Setup of build 50:
==> flow/design.v <==
`timescale 1ns/1ps
module dut #(
    parameter int DATAW = 16
)(
    input  wire                 clk,
    input  wire                 rst_n,
    input  wire                 in_valid,
    output wire                 in_ready,
    input  wire signed [DATAW-1:0] in_data,
    output reg                  out_valid,
    input  wire                 out_ready,
    output reg signed [2*DATAW-1:0] out_data
);
    assign in_ready = rst_n && (!out_valid || out_ready);
    always @(posedge clk or negedge rst_n) begin
        if (!rst_n) begin
            out_valid <= 1'b0;
            out_data  <= '0;
        end else begin
            if (in_valid && in_ready) begin
                out_data  <= in_data * in_data;  
                out_valid <= 1'b1;
            end else if (out_valid && out_ready) begin
                out_valid <= 1'b0;
            end
        end
    end
endmodule
export LEC_CHECK = 0
export CAP_MARGIN = 20
export CELL_PAD_IN_SITES_DETAIL_PLACEMENT = 1
export CELL_PAD_IN_SITES_GLOBAL_PLACEMENT = 1
export CORE_ASPECT_RATIO = 1.15
export CORE_MARGIN = 6
export CORE_UTILIZATION = 19
export CTS_CLUSTER_DIAMETER = 87
export CTS_CLUSTER_SIZE = 64
export GPL_ROUTABILITY_DRIVEN = 1
export GPL_TIMING_DRIVEN = 1
export MAX_ROUTING_LAYER = met4
export MIN_ROUTING_LAYER = met1
export SETUP_SLACK_MARGIN = 2.44
export SLEW_MARGIN = 5
create_clock -name core_clock -period 10.9 [get_ports {clk}]
run.sh (not shown) runs the stock make flow with config.mk's settings and CLKGATE_MAP_FILE=.
The following lists how build 51 was set up differently from build 50:
Settings: changing SLEW_MARGIN from 5 to 20; removing GPL_ROUTABILITY_DRIVEN (formerly 1); removing SETUP_SLACK_MARGIN (formerly 2.44); removing CORE_ASPECT_RATIO (formerly 1.15); changing CORE_UTILIZATION from 19 to 40; removing MIN_ROUTING_LAYER (formerly met1); changing CORE_MARGIN from 6 to 2; setting PLACE_DENSITY to 0.6 for the first time; removing CTS_CLUSTER_DIAMETER (formerly 87); removing CELL_PAD_IN_SITES_GLOBAL_PLACEMENT (formerly 1); removing MAX_ROUTING_LAYER (formerly met4); removing CELL_PAD_IN_SITES_DETAIL_PLACEMENT (formerly 1); removing CTS_CLUSTER_SIZE (formerly 64); removing GPL_TIMING_DRIVEN (formerly 1); changing the clock period (ns, I/O delays scaled along) from 10.9 to 7.5.
==> comparison <==
- Comparing build 50 and build 51, routed wire length is lower on build 51.
- Going from build 50 to build 51, depth of the most critical reg-to-reg path increased by 1 relative to the old numbers.
- Diff build 50 -> build 51 | placer congestion estimate | increase of 2.0%
- Routed metal-1 wire length went down by more than 10% going from build 50 to build 51.
- Number of buffers inserted during clock tree synthesis: build 50 vs build 51 identical
- Going from build 50 to build 51, cell area climbed 1.1%; post-synthesis to final-layout area growth climbed 1.2 points.
Changes in build 56 relative to build 51:
Settings: putting PLACE_DENSITY_LB_ADDON at 0.3 where nothing was set; swapping 40 for 70 in CORE_UTILIZATION; putting CTS_CLUSTER_SIZE at 98 where nothing was set; putting SETUP_SLACK_MARGIN at -0.66 where nothing was set; putting CELL_PAD_IN_SITES_GLOBAL_PLACEMENT at 0 where nothing was set; putting CTS_CLUSTER_DIAMETER at 336 where nothing was set; clearing PLACE_DENSITY, which used to be 0.6; putting TNS_END_PERCENT at 15 where nothing was set.
--- outcome ---
Summary of build 56 over build 51: maximum fanout encountered on the critical timing path +7, instance area after placement -260 um^2.
From build 56 to build 51, flop count did not move at all.
Build 51 → build 56: sequential share of cell area higher, last weighted congestion value of the routability-driven placer shows an increase of 13%, area added between synthesis and finish dropped 3.0 points.
Synthesized netlist cell count: build 56 vs build 51 — no meaningful difference
~same number of enable flip-flop cells in build 51 and build 56
Relative to build 56, the following input files were edited for build 93:
Settings: removing CELL_PAD_IN_SITES_GLOBAL_PLACEMENT (formerly 0); changing SLEW_MARGIN from 20 to 0; changing CORE_UTILIZATION from 70 to 40; removing PLACE_DENSITY_LB_ADDON (formerly 0.3); changing SETUP_SLACK_MARGIN from -0.66 to -0.52; changing CTS_CLUSTER_SIZE from 98 to 100; removing TNS_END_PERCENT (formerly 15); setting PLACE_DENSITY to 0.6 for the first time; removing CTS_CLUSTER_DIAMETER (formerly 336).
[summary]
Build 93 closes out successfully: all stages finished, all timing, DRC and antenna checks passed. In build 93, post-route met1 wirelength is higher than in build 56. There was hardly any difference in worst hold slack between build 93 and build 56. Taking build 56 as the reference, in build 93 register-to-register slack went up 0.28 ns, total iterations of the first detailed-routing run went up 1, ratio of final minimum period to clock period went down 1.4 points, global-route usage went down 15 points, count of clock-buffer cells in the layout went up 1.
